lane 1:
Design iir_variable_filter, start of the top module:
module iir_variable_filter
#(
    parameter DATA_IN_WIDTH  = 16,
    parameter DATA_OUT_WIDTH = 32,
    parameter TAP_WIDTH      = 16,
    parameter FF_TAP_COUNT   = 4,
    parameter FB_TAP_COUNT   = 3,
    parameter NUM_LP_FILTERS = 20
)
(
    input  wire                               clk,
    input  wire                               reset_n,
    input  wire        [8:0]                  filter_index,
    input  wire signed [DATA_IN_WIDTH-1:0]    data_in,
    output wire signed [DATA_OUT_WIDTH-1:0]   data_out
);
Size in the first run: roughly 120 flip-flops, about 59 I/O pins, ~74,000 um^2 of cells after synthesis.
clock: 8.19 ns
lec_check: 0
abc_area: 1
cap_margin: 5
core_aspect_ratio: 0.71
core_margin: 2
core_utilization: 72
cts_cluster_diameter: 227
hold_slack_margin: -0.09
setup_slack_margin: -0.62
slew_margin: 20
run.sh (not shown) runs the stock make flow with config.mk's settings and CLKGATE_MAP_FILE=.
Every stage of lane 1 finished as expected; the final checks, on the other hand, flagged setup timing, which means the layout fails.
Relative to lane 1, the following input files were edited for lane 2:
Settings: a deleted CTS_CLUSTER_DIAMETER that had been 227; a change of CAP_MARGIN from 5 to 10; a deleted ABC_AREA that had been 1; a deleted HOLD_SLACK_MARGIN that had been -0.09; a deleted SETUP_SLACK_MARGIN that had been -0.62; a deleted CORE_ASPECT_RATIO that had been 0.71; a change of the clock period (ns, I/O delays scaled along) from 8.19 to 13.0.
### Flow results
- The flow completed for lane 2, but it is not clean: the layout still shows setup timing.
- Comparing synthesized instance count for lane 1 and lane 2, the bigger number came from lane 1.
- Lane 2: worst reg-to-reg setup slack higher than lane 1
- Against lane 1, the final cell area of lane 2 is lower.
- Multi-input combinational area share (lane 2 over lane 1): increase, 5.2 points
The inputs of lane 3 differ from those of lane 2 as listed below.
Settings: ABC_AREA newly set to 1; CAP_MARGIN changed from 10 to 20; CTS_CLUSTER_DIAMETER newly set to 396; the clock period (ns, I/O delays scaled along) changed from 13.0 to 6.81.
### Flow results
- Number of global-route vias before repair sits higher in lane 3 than in lane 2.
- Post-cts sizing count: higher on lane 3
- The flow completed for lane 3, but it is not clean: the layout still shows setup timing.
- Lane 3 ends up with higher met3 routing resource usage after global routing than lane 2 does.

---

iir_variable_filter again, from the RTL that the note above started with.
clock: 8.34 ns
lec_check: 0
abc_area: 1
cap_margin: 10
core_margin: 2
core_utilization: 72
cts_cluster_diameter: 400
cts_cluster_size: 10
slew_margin: 20
tns_end_percent: 10
The starting point produced a layout that fails on negative setup slack.
Edit:
Settings changed: ABC_AREA 1 to unset, CAP_MARGIN 10 to 20, CTS_CLUSTER_DIAMETER 400 to unset, CTS_CLUSTER_SIZE 10 to unset, SETUP_SLACK_MARGIN set to -0.9, TNS_END_PERCENT 10 to unset.
Clock period 8.34 ns to 9.66 ns, I/O delays scaled along.
After rerunning: The changed run completed, yet does not pass: negative setup slack. Register-to-register slack improves by 0.88 ns. Core utilization shrinks by 2.5 points. Sequential cell count is unchanged.
Edit:
Settings changed: CORE_UTILIZATION 72 to 68, SETUP_SLACK_MARGIN -0.9 to unset.
Clock period 9.66 ns to 6.81 ns, I/O delays scaled along.
After rerunning: The changed run finished but failed the layout checks on negative setup slack. Design area came out higher by a few percent. Sequential cell count is unchanged. Setup slack gets worse by 2.1 ns. Synthesized area does not change. First-iteration DRC count came out lower by roughly a tenth. Cell count came out higher by a few percent. Die size came out higher by a few percent. Core utilization came out lower by 2.1 points.
Edit:
Settings changed: CORE_UTILIZATION 68 to 40.
Clock period 6.81 ns to 24.5 ns, I/O delays scaled along.
=> With this change the flow completed without violations; register-to-register slack improved by 16 ns; wire length is lower by 4.3%; final area goes down by 9.5%.
Edit:
Settings changed: CTS_CLUSTER_DIAMETER set to 395, CTS_CLUSTER_SIZE set to 100, TNS_END_PERCENT set to 70.
Clock period 24.5 ns to 15.0 ns, I/O delays scaled along.
Effect: Setup slack loses 5.1 ns. Wire length rises by 3.0%.

---

== v7 ==
Starting RTL as in the previous note.
make LEC_CHECK=0 CAP_MARGIN=0 CORE_ASPECT_RATIO=0.5 CORE_MARGIN=6 CORE_UTILIZATION=55 CTS_CLUSTER_DIAMETER=395 CTS_CLUSTER_SIZE=98 GPL_ROUTABILITY_DRIVEN=0 GPL_TIMING_DRIVEN=1 HOLD_SLACK_MARGIN=-0.1 MAX_ROUTING_LAYER=met4 MIN_ROUTING_LAYER=met1 SLEW_MARGIN=5 TNS_END_PERCENT=10 finish   # period 16.8 ns
v7 finished end to end and its layout was clean on timing, DRC and antenna.
The inputs of v14 differ from those of v7 as listed below.
- swapping 6 for 4 in CORE_MARGIN
- clearing MIN_ROUTING_LAYER, which used to be met1
- swapping 10 for 5 in TNS_END_PERCENT
- clearing HOLD_SLACK_MARGIN, which used to be -0.1
- swapping 395 for 393 in CTS_CLUSTER_DIAMETER
- swapping 0 for 20 in CAP_MARGIN
- clearing MAX_ROUTING_LAYER, which used to be met4
- clearing GPL_TIMING_DRIVEN, which used to be 1
- swapping 55 for 63 in CORE_UTILIZATION
- swapping 5 for 20 in SLEW_MARGIN
- swapping 16.8 for 15.0 in the clock period (ns, I/O delays scaled along)
==> results <==
- v14: via count higher than v7
- From v7 to v14 the numbers moved as follows: die footprint moved down; maximum count of clock buffers along a single path level; worst hold slack moved up; fill cell total of the finished layout moved down; sequential cell area level.
- Run comparison: v14 highest-delay cell along the critical path sky130_fd_sc_hd__fa_1; v7 highest-delay cell along the critical path sky130_fd_sc_hd__a31oi_2
- Global routing usage on met2 (lower): v7
- The higher number of optimization iterations in the first detailed-route pass came out of v14.

---

iir_variable_filter again, from the RTL that the note above started with.
==> flow/config.mk <==
export PLATFORM = sky130hd
export DESIGN_NAME = iir_variable_filter
export DESIGN_NICKNAME = iir_variable_filter
export VERILOG_FILES = /design/flow/design.v
export SDC_FILE = /design/flow/constraint.sdc
export NUM_CORES = 4
export LEC_CHECK = 0
export ABC_AREA = 0
export CAP_MARGIN = 20
export CELL_PAD_IN_SITES_GLOBAL_PLACEMENT = 3
export CORE_ASPECT_RATIO = 1.45
export CORE_MARGIN = 2
export CORE_UTILIZATION = 40
export CTS_CLUSTER_DIAMETER = 395
export CTS_CLUSTER_SIZE = 16
export GPL_ROUTABILITY_DRIVEN = 1
export GPL_TIMING_DRIVEN = 0
export MAX_ROUTING_LAYER = met4
export MIN_ROUTING_LAYER = met1
export SETUP_SLACK_MARGIN = -0.2
export SLEW_MARGIN = 10
==> flow/constraint.sdc <==
create_clock -name core_clock -period 11.8 [get_ports {clk}]
set_input_delay 2.3600 -clock core_clock [delete_from_list [all_inputs] [get_ports {clk}]]
set_output_delay 2.3600 -clock core_clock [all_outputs]
set_load 0.01 [all_outputs]
The baseline reached the layout checks and failed them: negative setup slack.
Rerun with:
- ABC_AREA: 0 -> default
- CELL_PAD_IN_SITES_GLOBAL_PLACEMENT: 3 -> default
- CORE_ASPECT_RATIO: 1.45 -> default
- CTS_CLUSTER_DIAMETER: 395 -> default
- CTS_CLUSTER_SIZE: 16 -> default
- GPL_ROUTABILITY_DRIVEN: 1 -> default
- GPL_TIMING_DRIVEN: 0 -> default
- MAX_ROUTING_LAYER: met4 -> default
- MIN_ROUTING_LAYER: met1 -> default
- SETUP_SLACK_MARGIN: -0.2 -> default
- SLEW_MARGIN: 10 -> 20
- clock period: 11.8 -> 15.0 ns (I/O delays scaled with it)
- The new run ran to the end with no violations
- via count went down by 2.2%
- worst setup slack gets better by 2400 ps
- routed wire length went down by 24%
- synthesized cell count stays the same
- hold slack gets worse by 14 ps
Rerun with:
- ABC_AREA: default -> 1
- SETUP_SLACK_MARGIN: default -> 3.52
- SLEW_MARGIN: 20 -> 10
Effect:
- The changed run finished clean
- sequential share of layout area is about the same
- cell count rose by a few percent
- core utilization fell by 0.28 points
- register-to-register slack is better by 220 ps
- design area fell slightly
- critical path depth rose by 12
- clock skew fell by 11 ps
Rerun with:
- ABC_AREA: 1 -> default
- CORE_UTILIZATION: 40 -> 63
- CTS_CLUSTER_DIAMETER: default -> 393
- CTS_CLUSTER_SIZE: default -> 98
- SETUP_SLACK_MARGIN: 3.52 -> default
- SLEW_MARGIN: 10 -> 20
Effect: The changed run completed without violations; utilization went up by 24 points; synthesized cell count went down by about 7%; non-clock buffer count went up by 104; global-route usage went up by 10 points; die area went down by 36%; fmax went down by 10%; wire length went down by about 16%; synthesized area went up by about 0.6%; count of clock-buffer cells in the layout went down by 4; final area went down by 0.99%.
